==> inputs of v26 <==
Design CPU, start of the top module:
module CPU(clk, rst, memoryData, memoryAddress, dataOut, readSignal, writeSignal, AC);
export LEC_CHECK = 0
export CAP_MARGIN = 20
export CORE_MARGIN = 2
export CORE_UTILIZATION = 65
export SETUP_SLACK_MARGIN = 5.0
export SLEW_MARGIN = 20
export TNS_END_PERCENT = 5
create_clock -name core_clock -period 30.5 [get_ports {clk}]
run.sh (not shown) runs the stock make flow with config.mk's settings and CLKGATE_MAP_FILE=.
==> v16: changes against v26 <==
--- a/flow/config.mk
+++ b/flow/config.mk
@@ -7,7 +7,10 @@
 export LEC_CHECK = 0
+export ABC_AREA = 1
 export CAP_MARGIN = 20
 export CORE_MARGIN = 2
-export CORE_UTILIZATION = 65
-export SETUP_SLACK_MARGIN = 5.0
+export CORE_UTILIZATION = 68
+export CTS_CLUSTER_DIAMETER = 340
+export CTS_CLUSTER_SIZE = 99
+export PLACE_DENSITY = 0.6
+export SETUP_SLACK_MARGIN = -1.24
 export SLEW_MARGIN = 20
-export TNS_END_PERCENT = 5
==> flow/constraint.sdc (replaced) <==
create_clock -name core_clock -period 44.8 [get_ports {clk}]
set_input_delay 8.9600 -clock core_clock [delete_from_list [all_inputs] [get_ports {clk}]]
set_output_delay 8.9600 -clock core_clock [all_outputs]
set_load 0.01 [all_outputs]
==> results_dict.tcl <==
# yosys + openroad results
set metrics [dict create \
    error "[ERROR GRT-0232] Routing congestion too high. Check the congestion heatmap in the GUI." \
    cts_resized 247 \
    chipArea_mm2 0.03086 \
    grt-ovfl-total 164 \
    status "stopped before the end" \
    pre_cts_slack_ns -0.3029 \
    flow.stopped_at "global routing" \
    ys_sh_adder_pct 23.49 \
    top_cells_by_count "243 x nand2_1, 230 x ha_1, 187 x nor2_1" \
    post-dp-hpwl_um 48760 \
    xor_area_share_pct 8.073 \
]
-- figures above: v26

==> results_dict.tcl <==
# implementation run metrics
set metrics [dict create \
    maxCapViolCount 0 \
    post-dp-hpwl_um 44610 \
    ys_sh_adder_pct 23.67 \
    pre_cts_slack_ns 11.51 \
    status "finished clean" \
    vias 19010 \
    dominant_cells "combinational gates" \
    num_rows 61 \
    top_cells_by_count "719 x nand2_1, 483 x inv_1, 230 x ha_1" \
    grt-ovfl-total 0 \
    chipArea_mm2 0.02931 \
]
-- figures above: v16


==> run H: inputs <==
==> flow/design.v <==
module CPU(clk, rst, memoryData, memoryAddress, dataOut, readSignal, writeSignal, AC);
input clk;
input rst;  
input [15:0] memoryData;
reg [3:0] state;
reg [5:0] PC;
reg [10:0] MAR;
reg signed [15:0] MBR;
reg [3:0] opcode;
reg M;
reg [15:0] IR;
reg zeroFlag, overflowFlag, carryFlag, negativeFlag;
output reg readSignal;
output reg writeSignal;
output reg signed [15:0] AC;
output reg [15:0] dataOut; 
output reg [10:0] memoryAddress;
reg signed [15:0] result;
parameter Load = 4'd1, Store = 4'd2, Add = 4'd3, Sub = 4'd4, Mul = 4'd5, Div = 4'd6 , Branch = 4'd7, BRZ = 4'd8;
always @ (posedge clk) begin
	if (rst) begin
	PC <= 0;
	state = 0;
	AC <= 0;
	dataOut <= 0;
	memoryAddress <= 0;
	zeroFlag = 0;
	overflowFlag = 0;
	carryFlag = 0;
	negativeFlag = 0;
	readSignal = 1;
	writeSignal = 0;
	end
	else
	case (state)
		0: begin  
			MAR <= PC;
			state = 1;
		end
		1: begin  
			writeSignal = 0;
			readSignal = 1;
			memoryAddress <= MAR;
			PC <= PC + 1;
			state = 2;
		end
		2:state = 3;  
		3: begin
			MBR <= memoryData;
			state = 4;
		end
		4: begin
			IR <= MBR;
			state = 5;
		end
		5: begin  
			opcode <= IR[15:12];
			M <= IR[11];
			MAR <= IR[10:0];
			state = 6;
		end
		6: begin
				if (opcode == Branch) begin  
					PC <= MAR; 
					state = 0;
				end
				else if (opcode == BRZ) begin  
					if(zeroFlag == 1 && M == 1) begin
						PC <= MAR;
						state = 0;
					end
					else begin
						state = 0;
					end
				end
				else begin
					state = 7;
				end
		end
		7: begin
			if (opcode == Store) begin
				memoryAddress <= MAR;
			end
			state = 8;
		end
		8: begin
			if (opcode == Store) begin  
				writeSignal = 1;
				readSignal = 0;
				dataOut <= AC;
				state = 0;
			end
			else begin
				state = 9;
			end
		end
		9: begin
			writeSignal = 0;
			readSignal = 1;
			if(M == 1) begin
				memoryAddress <= MAR;
			end
			state = 10;
			end
		10: begin
			state = 11;
		end
		11: begin
			if (M == 1) begin
				MBR <= memoryData;
			end
			else if (M == 0) begin
				MBR <= $signed(IR[10:0]);
			end
			state = 12;
		end
		12: begin  
			if (opcode == Load) begin  
				AC <= MBR;
				state = 0;
			end
			else if (opcode != Add && opcode != Sub && opcode != Mul && opcode != Div) begin  
				state = 0;
			end
			else begin
				case(opcode)
				Add :  
					begin
					{carryFlag, result} = AC + MBR;
					zeroFlag = (result==0)? 1:0;
					if(AC[15]==MBR[15]) begin
					  if(MBR[15]==result[15])begin
					  overflowFlag = 0;
					  end
					  else begin
					  overflowFlag = 1;
					  end
					end
					else begin
					overflowFlag = 0;
					end						
					negativeFlag =(result[15]==1)? 1:0;	
					end
				Sub :  
					begin
					{carryFlag, result} = AC - MBR;
					zeroFlag = (result==0)? 1:0;
					if(AC[15]==MBR[15]) begin
					  if(MBR[15]==result[15])begin
					  overflowFlag = 0;
					  end
					  else begin
					  overflowFlag = 1;
					  end
					end
					else begin
					overflowFlag = 0;
					end
					negativeFlag =(result[15]==1)? 1:0;
					end
				Mul :  
					begin
					result = AC * MBR;
					zeroFlag = (result==0)? 1:0;
					if(result > 16'h0FFF || result < 16'hF000) begin
					overflowFlag = 1;
					end
					else begin
						overflowFlag = 0;
					end
					negativeFlag =(result[15]==1)? 1:0;
					end	
				Div :  
					begin
					if (MBR == 0) result = 0;  
					else result = AC / MBR;
					zeroFlag = (result==0)? 1:0;
					negativeFlag =(result[15]==1)? 1:0;
					end						
			endcase  
			AC <= result;
			state = 0;
			end
		end
	endcase
end
endmodule
==> flow/run.sh <==
#!/bin/bash
# the make line also repeats each setting of config.mk as NAME=value (left out here)
make -C /OpenROAD-flow-scripts/flow DESIGN_CONFIG=/design/flow/config.mk WORK_HOME=/design/flow/orfs CLKGATE_MAP_FILE= finish
==> flow/config.mk <==
export PLATFORM = sky130hd
export DESIGN_NAME = CPU
export DESIGN_NICKNAME = CPU
export VERILOG_FILES = /design/flow/design.v
export SDC_FILE = /design/flow/constraint.sdc
export NUM_CORES = 4
export LEC_CHECK = 0
export ABC_AREA = 0
export CAP_MARGIN = 10
export CORE_ASPECT_RATIO = 0.95
export CORE_MARGIN = 2
export CORE_UTILIZATION = 58
export CTS_CLUSTER_DIAMETER = 44
export MAX_ROUTING_LAYER = met4
export PLACE_DENSITY_LB_ADDON = 0.19
export SETUP_SLACK_MARGIN = 5.0
export SLEW_MARGIN = 10
==> flow/constraint.sdc <==
create_clock -name core_clock -period 21.6 [get_ports {clk}]
set_input_delay 4.3200 -clock core_clock [delete_from_list [all_inputs] [get_ports {clk}]]
set_output_delay 4.3200 -clock core_clock [all_outputs]
set_load 0.01 [all_outputs]
==> run E: changes against run H <==
--- a/flow/config.mk
+++ b/flow/config.mk
@@ -9,8 +9,10 @@
 export CAP_MARGIN = 10
-export CORE_ASPECT_RATIO = 0.95
-export CORE_MARGIN = 2
-export CORE_UTILIZATION = 58
+export CORE_ASPECT_RATIO = 0.56
+export CORE_MARGIN = 5
+export CORE_UTILIZATION = 50
 export CTS_CLUSTER_DIAMETER = 44
+export GPL_TIMING_DRIVEN = 0
+export HOLD_SLACK_MARGIN = 0.21
 export MAX_ROUTING_LAYER = met4
-export PLACE_DENSITY_LB_ADDON = 0.19
+export PLACE_DENSITY_LB_ADDON = 0.03
 export SETUP_SLACK_MARGIN = 5.0
==> flow/constraint.sdc (replaced) <==
create_clock -name core_clock -period 35.8 [get_ports {clk}]
set_input_delay 7.1600 -clock core_clock [delete_from_list [all_inputs] [get_ports {clk}]]
set_output_delay 7.1600 -clock core_clock [all_outputs]
set_load 0.01 [all_outputs]
==> comparison table <==
	run H	run E
Result of the run	failed layout checks	timing/DRC/antenna clean
Reasons for failing layout checks	negative setup slack	-
Worst setup slack for register-to-register paths	-7.50 ns	5.40 ns
IR Drop Worst-Case VDD	0.0514 mV	0.0288 mV
Wire length on met1	29.7 mm	36.3 mm
Bufs w/o clock	750	313
Logic area	0.0170 mm2	0.0162 mm2
Multi-input gate share of the layout cell area	60.8%	68.4%
Max-slew headroom	16.8%	11.5%
Sum of met2 wire segment lengths after detailed routing	38.8 mm	28.5 mm
Endpoint of the most critical register-to-register path	AC[2]	AC[10]
Area delta synth->final	46.1%	23.5%
Area of the core	0.0324 mm2	0.0377 mm2
Minimum hold slack	0.441 ns	0.410 ns
CP bufs+invs	18	20
Power and IR drop assume default switching activity.
